==> flow/design.v (excerpt) <==
module top #(parameter N = 4) (
  input  wire           clk  ,
  input  wire           rst  ,
  input  wire           start,
  input  wire [8*N-1:0] a_in ,
  input  wire [8*N-1:0] w_in ,
  output wire [8*N-1:0] y_out,
  output wire           ready,
  output wire           done
);
For scale: roughly 5600 cells after synthesis, roughly 570 flip-flops, roughly 100 I/O pins, roughly 0.054 mm2 of cells after synthesis.
==> flow/config.mk <==
export PLATFORM = sky130hd
export DESIGN_NAME = top
export DESIGN_NICKNAME = top
export VERILOG_FILES = /design/flow/design.v
export SDC_FILE = /design/flow/constraint.sdc
export NUM_CORES = 4
export LEC_CHECK = 0
export CAP_MARGIN = 40
export CORE_MARGIN = 2
export CORE_UTILIZATION = 72
export CTS_CLUSTER_SIZE = 24
export PLACE_DENSITY = 0.64
export SETUP_SLACK_MARGIN = 0.54
export SLEW_MARGIN = 20
==> flow/constraint.sdc <==
create_clock -name core_clock -period 4.25 [get_ports {clk}]
set_input_delay 0.8500 -clock core_clock [delete_from_list [all_inputs] [get_ports {clk}]]
set_output_delay 0.8500 -clock core_clock [all_outputs]
set_load 0.01 [all_outputs]
run.sh (not shown) runs the stock make flow with config.mk's settings and CLKGATE_MAP_FILE=.
The first run produced a layout that fails on setup timing.
Edit:
CAP_MARGIN = 20   (was 40)
CORE_UTILIZATION = 61   (was 72)
CTS_CLUSTER_SIZE = 66   (was 24)
PLACE_DENSITY = unset   (was 0.64)
SETUP_SLACK_MARGIN = unset   (was 0.54)
clock period = 3.68 ns   (was 4.25 ns; I/O delays follow)
After rerunning:
- The changed run reached the layout checks and failed them: setup timing
- critical path depth is unchanged
- non-clock buffer count increases by 478
- wire length came out lower by 12%
- cell area goes up by 7.6%
- utilization decreases by 8.0 points
- setup slack loses 460 ps
- clock-buffer cell count goes down by 5
- hold slack gets worse by 15 ps
Edit:
CORE_UTILIZATION = 40   (was 61)
CTS_CLUSTER_SIZE = unset   (was 66)
clock period = 6.62 ns   (was 3.68 ns; I/O delays follow)
With this change the flow went through all stages and came out clean.
Critical path depth drops by 2.
Hold slack improves by 57 ps.
Final cell count went down by 4.8%.
Final area falls by 16%.
Sequential share of layout area climbs by 3.4 points.
First-iteration DRC count decreases by 8.0%.
Via count drops by 10%.
Die area increases by 52%.

Starting RTL as in the previous note.
Settings: LEC_CHECK=0, ABC_AREA=1, CAP_MARGIN=20, CORE_MARGIN=2, CORE_UTILIZATION=70, CTS_CLUSTER_SIZE=74, SLEW_MARGIN=20; clock period 3.57 ns.
The starting point ran to the end with violations: negative setup slack.
==> next run, changes <==
--- a/flow/config.mk
+++ b/flow/config.mk
@@ -8 +7,0 @@
-export ABC_AREA = 1
@@ -11,2 +10,3 @@
-export CORE_UTILIZATION = 70
-export CTS_CLUSTER_SIZE = 74
+export CORE_UTILIZATION = 72
+export PLACE_DENSITY = 0.63
+export SETUP_SLACK_MARGIN = 1.1
==> flow/constraint.sdc (replaced) <==
create_clock -name core_clock -period 4.07 [get_ports {clk}]
set_input_delay 0.8140 -clock core_clock [delete_from_list [all_inputs] [get_ports {clk}]]
set_output_delay 0.8140 -clock core_clock [all_outputs]
set_load 0.01 [all_outputs]
What happened: The changed run completed, yet does not pass: negative setup slack. Utilization rose by 0.48 points. Wire length fell by 15%. Via count fell by about 17%. Cell count fell by 20%.
==> next run, changes <==
--- a/flow/config.mk
+++ b/flow/config.mk
@@ -8 +8,2 @@
-export CAP_MARGIN = 20
+export CAP_MARGIN = 15
+export CORE_ASPECT_RATIO = 0.71
@@ -11,2 +12,2 @@
-export PLACE_DENSITY = 0.63
-export SETUP_SLACK_MARGIN = 1.1
+export CTS_CLUSTER_SIZE = 90
+export SETUP_SLACK_MARGIN = -0.13
==> flow/constraint.sdc (replaced) <==
create_clock -name core_clock -period 2.24 [get_ports {clk}]
set_input_delay 0.4480 -clock core_clock [delete_from_list [all_inputs] [get_ports {clk}]]
set_output_delay 0.4480 -clock core_clock [all_outputs]
set_load 0.01 [all_outputs]
Outcome: This time the run died in 5_1_grt with ODB-0269; die size is about the same; area after synthesis does not change; synthesized cell count does not change.
==> next run, changes <==
--- a/flow/config.mk
+++ b/flow/config.mk
@@ -8,2 +8,2 @@
-export CAP_MARGIN = 15
-export CORE_ASPECT_RATIO = 0.71
+export ABC_AREA = 1
+export CAP_MARGIN = 20
@@ -12,2 +12,7 @@
-export CTS_CLUSTER_SIZE = 90
-export SETUP_SLACK_MARGIN = -0.13
+export CTS_CLUSTER_DIAMETER = 228
+export CTS_CLUSTER_SIZE = 15
+export GPL_ROUTABILITY_DRIVEN = 0
+export GPL_TIMING_DRIVEN = 1
+export MAX_ROUTING_LAYER = met4
+export PLACE_DENSITY_LB_ADDON = 0.09
+export SETUP_SLACK_MARGIN = 0.59
==> flow/constraint.sdc (replaced) <==
create_clock -name core_clock -period 4.06 [get_ports {clk}]
set_input_delay 0.8120 -clock core_clock [delete_from_list [all_inputs] [get_ports {clk}]]
set_output_delay 0.8120 -clock core_clock [all_outputs]
set_load 0.01 [all_outputs]
After rerunning: This time the run produced a layout that fails on negative setup slack; synthesized area goes up by 6.5%; synthesized cell count goes up by 31%; die size goes up by 6.3%.
==> next run, changes <==
==> flow/config.mk (replaced) <==
export PLATFORM = sky130hd
export DESIGN_NAME = top
export DESIGN_NICKNAME = top
export VERILOG_FILES = /design/flow/design.v
export SDC_FILE = /design/flow/constraint.sdc
export NUM_CORES = 4
export LEC_CHECK = 0
export CAP_MARGIN = 20
export CORE_MARGIN = 2
export CORE_UTILIZATION = 21
export SLEW_MARGIN = 20
==> flow/constraint.sdc (replaced) <==
create_clock -name core_clock -period 7.77 [get_ports {clk}]
set_input_delay 1.5540 -clock core_clock [delete_from_list [all_inputs] [get_ports {clk}]]
set_output_delay 1.5540 -clock core_clock [all_outputs]
set_load 0.01 [all_outputs]
The changed run completed with no timing, DRC or antenna violations.
Critical path depth came out lower by 4.
Hold slack improved by 0.053 ns.
Routed wire length came out lower by about 27%.
Die area came out higher to 3.2 times its value.
Via count came out lower by 26%.

The RTL this note starts from:
==> flow/design.v <==
module MAC (
  input  wire        clk    ,
  input  wire        rst    ,
  input  wire [ 7:0] a_in   ,
  input  wire [ 7:0] w_in   ,
  input  wire [23:0] sum_in ,
  output reg  [23:0] sum_out,
  output wire [ 7:0] a_out  ,
  output wire [ 7:0] w_out
);
  reg [7:0] a_reg, w_reg;
  wire [23:0] sum    ;
  wire [15:0] product;
  assign product = a_reg * w_reg;
  assign sum     = sum_in + product;
  assign a_out   = a_reg;
  assign w_out   = w_reg;
  always @(posedge clk) begin
    a_reg   <= a_in;
    w_reg   <= w_in;
    sum_out <= sum;
  end
endmodule
module Quantization (
  input  wire [23:0] data_in ,
  output wire [ 7:0] data_out
);
  assign data_out = data_in < 255 ? data_in : 255;
endmodule
module Activation (
  input  wire [7:0] data_in ,
  input  wire [7:0] thresh  ,
  output wire [7:0] data_out
);
  assign data_out = data_in < thresh ? 0 : data_in;
endmodule
module Array #(parameter N = 4) (
  input  wire       clk          ,
  input  wire       rst          ,
  input  wire       start        ,
  input  wire [8*N-1:0] a_in    ,
  input  wire [8*N-1:0] w_in    ,
  output wire [8*N-1:0] y_out   ,
  output wire       ready        ,
  output wire       done
);
  wire [ 7:0] mac_a_in   [0:N-1][0:N-1];
  wire [ 7:0] mac_w_in   [0:N-1][0:N-1];
  wire [23:0] mac_sum_in [0:N-1][0:N-1];
  wire [23:0] mac_sum_out[0:N-1][0:N-1];
  wire [ 7:0] mac_a_out  [0:N-1][0:N-1];
  wire [ 7:0] mac_w_out  [0:N-1][0:N-1];
  wire [7:0] quantization[0:N-1];
  wire [7:0] activation  [0:N-1];
  parameter IDLE         = 2'b00;
  parameter LOAD_WEIGHTS = 2'b01;
  parameter COMPUTE      = 2'b10;
  parameter DONE         = 2'b11;
  reg [ 1:0] state, next_state;
  reg [31:0] counter;
  always @(posedge clk or posedge rst) begin
    if (rst) begin
      state <= IDLE;
    end else begin
      state <= next_state;
    end
  end
  always @(*) begin
    case (state)
      IDLE : begin
        next_state <= start ? LOAD_WEIGHTS : IDLE;
      end
      LOAD_WEIGHTS : begin
        next_state <= counter == N-1 ? COMPUTE : LOAD_WEIGHTS;
      end
      COMPUTE : begin
        next_state <= counter == 4*N-1 ? DONE : COMPUTE;
      end
      DONE : begin
        next_state <= IDLE;
      end
      default : next_state <= IDLE;
    endcase
  end
  assign ready = state == IDLE;
  assign done  = state == DONE;
  always @(posedge clk or posedge rst) begin
    if (rst) begin
      counter <= 0;
    end else begin
      if (state == IDLE) begin
        counter <= 0;
      end else begin
        counter <= counter + 1;
      end
    end
  end
  generate
    for (genvar i = 0; i < N; i = i + 1) begin
      for (genvar j = 0; j < N; j = j + 1) begin
        MAC mac_i_j (
          .clk(clk),
          .rst(rst),
          .a_in(mac_a_in[i][j]),
          .w_in(mac_w_in[i][j]),
          .sum_in(mac_sum_in[i][j]),
          .sum_out(mac_sum_out[i][j]),
          .a_out(mac_a_out[i][j]),
          .w_out(mac_w_out[i][j])
        );
        if (j != N-1) begin
          assign mac_a_in[i][j+1] = mac_a_out[i][j];
        end
        if (i != N-1) begin
          assign mac_sum_in[i+1][j] = mac_sum_out[i][j];
        end
        if (i > 0)
          assign mac_w_in[i][j] = state == LOAD_WEIGHTS ? mac_w_out[i-1][j] : mac_w_out[i][j];
      end
      assign mac_sum_in[0][i] = 0;
      assign mac_a_in[i][0]   = a_in[8*i+:8];
      assign mac_w_in[0][i]   = state == LOAD_WEIGHTS ? w_in[8*i+:8] : mac_w_out[0][i];
    end
  endgenerate
  generate
    for (genvar i = 0; i < N; i = i + 1) begin
      Quantization quantization_i (
        .data_in(mac_sum_out[N-1][i]),
        .data_out(quantization[i])
      );
      Activation activation_i (
        .data_in (quantization[i]),
        .thresh  (10             ),
        .data_out(activation[i]  )
      );
      assign y_out[8*i+:8] = activation[i];
    end
  endgenerate
endmodule
module top #(parameter N = 4) (
  input  wire           clk  ,
  input  wire           rst  ,
  input  wire           start,
  input  wire [8*N-1:0] a_in ,
  input  wire [8*N-1:0] w_in ,
  output wire [8*N-1:0] y_out,
  output wire           ready,
  output wire           done
);
  Array #(.N(N)) dut (
    .clk  (clk  ),
    .rst  (rst  ),
    .start(start),
    .a_in (a_in ),
    .w_in (w_in ),
    .y_out(y_out),
    .ready(ready),
    .done (done )
  );
endmodule
export LEC_CHECK = 0
export ABC_AREA = 1
export CAP_MARGIN = 5
export CELL_PAD_IN_SITES_GLOBAL_PLACEMENT = 2
export CORE_ASPECT_RATIO = 0.5
export CORE_MARGIN = 2
export CORE_UTILIZATION = 17
export GPL_ROUTABILITY_DRIVEN = 0
export GPL_TIMING_DRIVEN = 0
export MAX_ROUTING_LAYER = met4
export SLEW_MARGIN = 5
export TNS_END_PERCENT = 5
create_clock -name core_clock -period 5.0 [get_ports {clk}]
The starting point completed with no timing, DRC or antenna violations.
Rerun with:
==> flow/config.mk (replaced) <==
export PLATFORM = sky130hd
export DESIGN_NAME = top
export DESIGN_NICKNAME = top
export VERILOG_FILES = /design/flow/design.v
export SDC_FILE = /design/flow/constraint.sdc
export NUM_CORES = 4
export LEC_CHECK = 0
export CAP_MARGIN = 20
export CORE_MARGIN = 2
export CORE_UTILIZATION = 61
export SETUP_SLACK_MARGIN = 1.1
export SLEW_MARGIN = 20
==> flow/constraint.sdc (replaced) <==
create_clock -name core_clock -period 3.81 [get_ports {clk}]
set_input_delay 0.7620 -clock core_clock [delete_from_list [all_inputs] [get_ports {clk}]]
set_output_delay 0.7620 -clock core_clock [all_outputs]
set_load 0.01 [all_outputs]
What happened: With this change the flow finished with negative setup slack left; non-clock buffer count grows by 713; critical path depth drops by 3; wire length came out lower by 20%; maximum frequency goes up by about 8%; setup slack is worse by 0.83 ns; synthesized cell count goes down by about 24%; area after synthesis shrinks by 6.1%; global-route usage goes up by 17 points; clock skew decreases by 0.016 ns; register-to-register slack degrades by 0.83 ns.
Rerun with:
--- a/flow/config.mk
+++ b/flow/config.mk
@@ -7,6 +7,13 @@
 export LEC_CHECK = 0
+export ABC_AREA = 1
 export CAP_MARGIN = 20
 export CORE_MARGIN = 2
-export CORE_UTILIZATION = 61
-export SETUP_SLACK_MARGIN = 1.1
+export CORE_UTILIZATION = 72
+export CTS_CLUSTER_DIAMETER = 228
+export CTS_CLUSTER_SIZE = 28
+export GPL_ROUTABILITY_DRIVEN = 0
+export GPL_TIMING_DRIVEN = 1
+export MAX_ROUTING_LAYER = met4
+export PLACE_DENSITY_LB_ADDON = 0.09
+export SETUP_SLACK_MARGIN = 1.03
 export SLEW_MARGIN = 20
==> flow/constraint.sdc (replaced) <==
create_clock -name core_clock -period 3.57 [get_ports {clk}]
set_input_delay 0.7140 -clock core_clock [delete_from_list [all_inputs] [get_ports {clk}]]
set_output_delay 0.7140 -clock core_clock [all_outputs]
set_load 0.01 [all_outputs]
Now the flow did not get past global routing with ODB-0269; synthesized area increases by 6.5%; synthesized cell count increases by about 30%; die size decreases by 9.7%.
Rerun with:
==> flow/config.mk (replaced) <==
export PLATFORM = sky130hd
export DESIGN_NAME = top
export DESIGN_NICKNAME = top
export VERILOG_FILES = /design/flow/design.v
export SDC_FILE = /design/flow/constraint.sdc
export NUM_CORES = 4
export LEC_CHECK = 0
export CAP_MARGIN = 35
export CELL_PAD_IN_SITES_DETAIL_PLACEMENT = 1
export CORE_MARGIN = 2
export CORE_UTILIZATION = 40
export GPL_TIMING_DRIVEN = 0
export SLEW_MARGIN = 20
==> flow/constraint.sdc (replaced) <==
create_clock -name core_clock -period 5.0 [get_ports {clk}]
set_input_delay 1.0000 -clock core_clock [delete_from_list [all_inputs] [get_ports {clk}]]
set_output_delay 1.0000 -clock core_clock [all_outputs]
set_load 0.01 [all_outputs]
After rerunning:
- This time the run ran to the end with no violations
- die size goes up by 68%
- area after synthesis goes down by 6.1%
- synthesized cell count goes down by 24%

RTL: the design.v shown in full above, as it stands there.
Settings: LEC_CHECK=0, ABC_AREA=1, CAP_MARGIN=20, CELL_PAD_IN_SITES_GLOBAL_PLACEMENT=2, CORE_ASPECT_RATIO=0.5, CORE_MARGIN=2, CORE_UTILIZATION=17, GPL_ROUTABILITY_DRIVEN=0, GPL_TIMING_DRIVEN=0, HOLD_SLACK_MARGIN=0.21, MAX_ROUTING_LAYER=met4, SLEW_MARGIN=5; clock period 5.0 ns.
Rerun with:
Settings changed: ABC_AREA 1 to default, CAP_MARGIN 20 to 40, CELL_PAD_IN_SITES_GLOBAL_PLACEMENT 2 to default, CORE_ASPECT_RATIO 0.5 to default, CORE_UTILIZATION 17 to 72, CTS_CLUSTER_SIZE from default to 24, GPL_ROUTABILITY_DRIVEN 0 to default, GPL_TIMING_DRIVEN 0 to default, HOLD_SLACK_MARGIN 0.21 to default, MAX_ROUTING_LAYER met4 to default, PLACE_DENSITY from default to 0.64, SETUP_SLACK_MARGIN from default to 0.54, SLEW_MARGIN 5 to 30.
Clock period 5.0 ns to 4.25 ns, I/O delays scaled along.
What happened: The changed run reached the layout checks and failed them: setup timing; via count fell by about 2.7%; first-iteration DRC count is higher by about 60%; routed wire length went down by about 10%; synthesized area fell by about 6%; hold slack gains 0.063 ns; sequential share of layout area climbs by 0.34 points; worst setup slack loses 0.48 ns; clock skew decreases by 0.017 ns.
Rerun with:
Settings changed: CAP_MARGIN 40 to 20, CORE_UTILIZATION 72 to 40, CTS_CLUSTER_SIZE 24 to default, PLACE_DENSITY 0.64 to default, SETUP_SLACK_MARGIN 0.54 to default, SLEW_MARGIN 30 to 20.
Clock period 4.25 ns to 4.76 ns, I/O delays scaled along.
After rerunning: This time the run completed with no timing, DRC or antenna violations; global-route usage decreases by 15 points; hold slack hardly moves; routed wire length decreases by 20%; cell count increases by 5.1%; clock-buffer cell count increases by 10; fmax decreases by 3.2%.
